==> inputs of run a <==
==> flow/design.v <==
module uart_tx #(
    parameter BAUD_DIV = 434
) (
    input logic clk,
    input logic rst_n,
    input logic tx_start,
    input logic [7:0] data_in,
    output logic tx_busy,
    output logic tx
);
    logic [9:0] tx_shift;   
    logic [3:0] bit_count;
    logic [11:0] baud_counter;
    logic tx_active;
    always_ff @(posedge clk or negedge rst_n) begin
        if (!rst_n) begin
            tx_active <= 0;
            baud_counter <= 0;
            tx_busy <= 0;
            tx <= 1;   
        end else begin
            if (tx_start && !tx_active) begin
                tx_active <= 1;
                tx_shift <= {1'b1, data_in, 1'b0};   
                baud_counter <= BAUD_DIV;
                bit_count <= 0;
                tx_busy <= 1;
            end else if (tx_active) begin
                if (baud_counter == 0) begin
                    baud_counter <= BAUD_DIV;
                    tx <= tx_shift[0];   
                    tx_shift <= {1'b1, tx_shift[9:1]};   
                    bit_count <= bit_count + 1;
                    if (bit_count == 9) begin   
                        tx_active <= 0;
                        tx_busy <= 0;
                    end
                end else begin
                    baud_counter <= baud_counter - 1;
                end
            end
        end
    end
endmodule
module uart_rx #(
    parameter BAUD_DIV = 434   
) (
    input logic clk,
    input logic rst_n,
    input logic rx,
    output logic [7:0] data_out,
    output logic data_valid,
	 	output logic [7:0] leds
);
    logic [11:0] baud_counter;
    logic [3:0] bit_count;
    logic [7:0] rx_shift;
    logic rx_active;
    always_ff @(posedge clk or negedge rst_n) begin
        if (!rst_n) begin
            baud_counter <= 0;
            bit_count <= 0;
            rx_active <= 0;
            data_valid <= 0;
            rx_shift <= 8'b0;   
        end else begin
            if (!rx_active && !rx) begin
                rx_active <= 1;
                baud_counter <= BAUD_DIV / 2;
                bit_count <= 0;
                rx_shift <= 8'b0;   
            end else if (rx_active) begin
                if (baud_counter == 0) begin
                    baud_counter <= BAUD_DIV;
                    if (bit_count < 9) begin
                        rx_shift <= {rx, rx_shift[7:1]};   
                        bit_count <= bit_count + 1;
                    end else begin
                        rx_active <= 0;
                        data_out <= rx_shift;  
								leds <= rx_shift;
                        data_valid <= 1;
                    end
                end else begin
                    baud_counter <= baud_counter - 1;
                end
            end else begin
                data_valid <= 0;
            end
        end
    end
endmodule
module uart_edge_detection (
    input logic clk,           
    input logic rst_n,         
    input logic uart_rx,       
    output logic uart_tx,      
    output logic led_rx,       
    output logic led_tx,       
    output logic data_ready    
);
    parameter CLOCK_FREQ = 50000000;    
    parameter BAUD_RATE  = 115200;
    parameter BAUD_DIV   = CLOCK_FREQ / BAUD_RATE;
    parameter THRESHOLD  = 4;           
    logic [7:0] rx_data;
    logic rx_done;
    logic [7:0] processed_data;
    logic tx_start;
    logic tx_busy;
    logic [7:0] image_data [0:63];     
    logic [7:0] conv_result [0:35];    
    logic [5:0] rx_counter;            
    logic [5:0] tx_counter;            
    typedef enum logic [1:0] {IDLE, RECEIVE, PROCESS, SEND} state_t;
    state_t state, next_state;
    uart_rx #(
        .BAUD_DIV(BAUD_DIV)
    ) uart_receiver (
        .clk(clk),
        .rst_n(rst_n),
        .rx(uart_rx),
        .data_out(rx_data),
        .data_valid(rx_done)
    );
    uart_tx #(
        .BAUD_DIV(BAUD_DIV)
    ) uart_transmitter (
        .clk(clk),
        .rst_n(rst_n),
        .tx_start(tx_start),
        .data_in(processed_data),
        .tx_busy(tx_busy),
        .tx(uart_tx)
    );
    always_ff @(posedge clk or negedge rst_n) begin
        if (!rst_n)
            state <= IDLE;
        else
            state <= next_state;
    end
    always_comb begin
        case (state)
            IDLE:      next_state = (rx_done) ? RECEIVE : IDLE;
            RECEIVE:   next_state = (rx_counter == 6'd63 && rx_done) ? PROCESS : RECEIVE;
            PROCESS:   next_state = SEND;
            SEND:      next_state = (tx_counter == 6'd36 && !tx_busy) ? IDLE : SEND;
            default:   next_state = IDLE;
        endcase
    end
    always_ff @(posedge clk or negedge rst_n) begin
        if (!rst_n) begin
            rx_counter <= 6'd0;
        end else if ((state == IDLE || state == RECEIVE) && rx_done) begin
            image_data[rx_counter] <= rx_data;
            rx_counter <= rx_counter + 1;
        end else if (state == IDLE) begin
            rx_counter <= 6'd0;
        end
    end
    integer i, j, k, l;
    reg [3:0] sum;
    always_ff @(posedge clk or negedge rst_n) begin
        if (!rst_n) begin
            for (i = 0; i < 36; i = i + 1)
                conv_result[i] <= 8'd0;
        end else if (state == PROCESS) begin
            for (i = 0; i < 6; i = i + 1) begin
                for (j = 0; j < 6; j = j + 1) begin
                    sum = 0;
                    for (k = 0; k < 3; k = k + 1) begin
                        for (l = 0; l < 3; l = l + 1) begin
                            sum = sum + image_data[(i + k) * 8 + (j + l)][0];
                        end
                    end
                    conv_result[i * 6 + j] <= (sum >= THRESHOLD) ? 8'b1 : 8'b0;
                end
            end
        end
    end
    always_ff @(posedge clk or negedge rst_n) begin
        if (!rst_n) begin
            tx_counter <= 6'd0;
            tx_start <= 1'b0;
            processed_data <= 8'd0;
        end else if (state == SEND) begin
            if (!tx_busy && !tx_start) begin
                tx_start <= 1'b1;
                processed_data <= conv_result[tx_counter];
                tx_counter <= tx_counter + 1;
            end else if (tx_start && tx_busy) begin
                tx_start <= 1'b0;
            end
        end else begin
            tx_counter <= 6'd0;
            tx_start <= 1'b0;
        end
    end
    always_ff @(posedge clk or negedge rst_n) begin
        if (!rst_n) begin
            led_rx <= 1'b0;
            led_tx <= 1'b0;
            data_ready <= 1'b0;
        end else begin
            led_rx <= (state == RECEIVE) ? rx_done : 1'b0;
            led_tx <= (state == SEND) ? ~tx_busy : 1'b0;
            data_ready <= (state == SEND);  
        end
    end
endmodule
==> flow/run.sh <==
#!/bin/bash
# the make line also repeats each setting of config.mk as NAME=value (left out here)
make -C /OpenROAD-flow-scripts/flow DESIGN_CONFIG=/design/flow/config.mk WORK_HOME=/design/flow/orfs CLKGATE_MAP_FILE= finish
==> flow/config.mk <==
export PLATFORM = sky130hd
export DESIGN_NAME = uart_edge_detection
export DESIGN_NICKNAME = uart_edge_detection
export VERILOG_FILES = /design/flow/design.v
export SDC_FILE = /design/flow/constraint.sdc
export NUM_CORES = 4
export LEC_CHECK = 0
export CAP_MARGIN = 35
export CELL_PAD_IN_SITES_DETAIL_PLACEMENT = 1
export CELL_PAD_IN_SITES_GLOBAL_PLACEMENT = 0
export CORE_MARGIN = 2
export CORE_UTILIZATION = 21
export CTS_CLUSTER_DIAMETER = 240
export CTS_CLUSTER_SIZE = 97
export HOLD_SLACK_MARGIN = 0.11
export PLACE_DENSITY_LB_ADDON = 0.19
export SLEW_MARGIN = 20
export TNS_END_PERCENT = 15
==> flow/constraint.sdc <==
create_clock -name core_clock -period 3.81 [get_ports {clk}]
set_input_delay 0.7620 -clock core_clock [delete_from_list [all_inputs] [get_ports {clk}]]
set_output_delay 0.7620 -clock core_clock [all_outputs]
set_load 0.01 [all_outputs]
==> inputs of run b, as changes to run a <==
Settings changed: CAP_MARGIN 35 to 20, CELL_PAD_IN_SITES_DETAIL_PLACEMENT 1 to not set, CELL_PAD_IN_SITES_GLOBAL_PLACEMENT 0 to not set, CORE_UTILIZATION 21 to 72, CTS_CLUSTER_DIAMETER 240 to not set, CTS_CLUSTER_SIZE 97 to 10, HOLD_SLACK_MARGIN 0.11 to not set, PLACE_DENSITY_LB_ADDON 0.19 to not set, SETUP_SLACK_MARGIN set to 0.76, TNS_END_PERCENT 15 to not set.
==> flow/constraint.sdc (replaced) <==
create_clock -name core_clock -period 3.19 [get_ports {clk}]
set_input_delay 0.6380 -clock core_clock [delete_from_list [all_inputs] [get_ports {clk}]]
set_output_delay 0.6380 -clock core_clock [all_outputs]
set_load 0.01 [all_outputs]
==> summary of the runs <==
- Flip-flop count is the same in run a and run b.
- Between run a and run b, the lower worst setup slack is in run b (gap 0.26 ns).
- Of run a and run b, run a has the higher cell count (gap 30%, measured against run b).
- Synthesized cell count is the same in run b and run a.
- Between run b and run a, the lower die size is in run b (gap 70%, measured against run a).
- Between run b and run a, the lower combinational power is in run a (gap 19%, measured against run a).
- Clock skew: run b is lower than run a (0.0060 ns).
- Sequential share of layout area: run a is higher than run b (0.67 points).
- Of run b and run a, run b has the higher clock power (gap about 10%, measured against run a).
==> figures <==
Reg-to-reg critical path endpoint: run a conv_result[23][0]; run b conv_result[7][0]
RSZ-0062 raised after global routing: run a false; run b true
Inst Count DP: run a 1,992; run b 1,436
Height of the chip: run a 249 um; run b 136 um
Wire per inst: run a 16.6 um; run b 20.0 um
Clock skew after layout: run a 0.0137 ns; run b 0.00775 ns
Non-filler instance count after layout: run a 2,027; run b 1,565
FILL cells: run a 6,796; run b 862
Met3 Track Usage GR: run a 2.36%; run b 7.68%
Number of cells on the worst reg-to-reg path: run a 9; run b 10
Post-route minimum period: run a 3.37 ns; run b 3.01 ns
Crit path arrival time: run a 3.72 ns; run b 3.31 ns
Fin area: run a 14,400 um2; run b 14,700 um2
Multi-input gate share of total cell area: run a 47.6%; run b 48.8%
Switching power: run a 0.00104 W; run b 0.00124 W
Result of the run: run a no timing/DRC/antenna violations; run b no timing/DRC/antenna violations
Number of gates on the worst path with buffers counted: run a 9; run b 10
Area occupied by multi-input gates: run a 6840 um2; run b 7150 um2
Sequential portion of the cell area: run a 33.4%; run b 32.7%
Power is estimated from default activity; no workload was simulated.
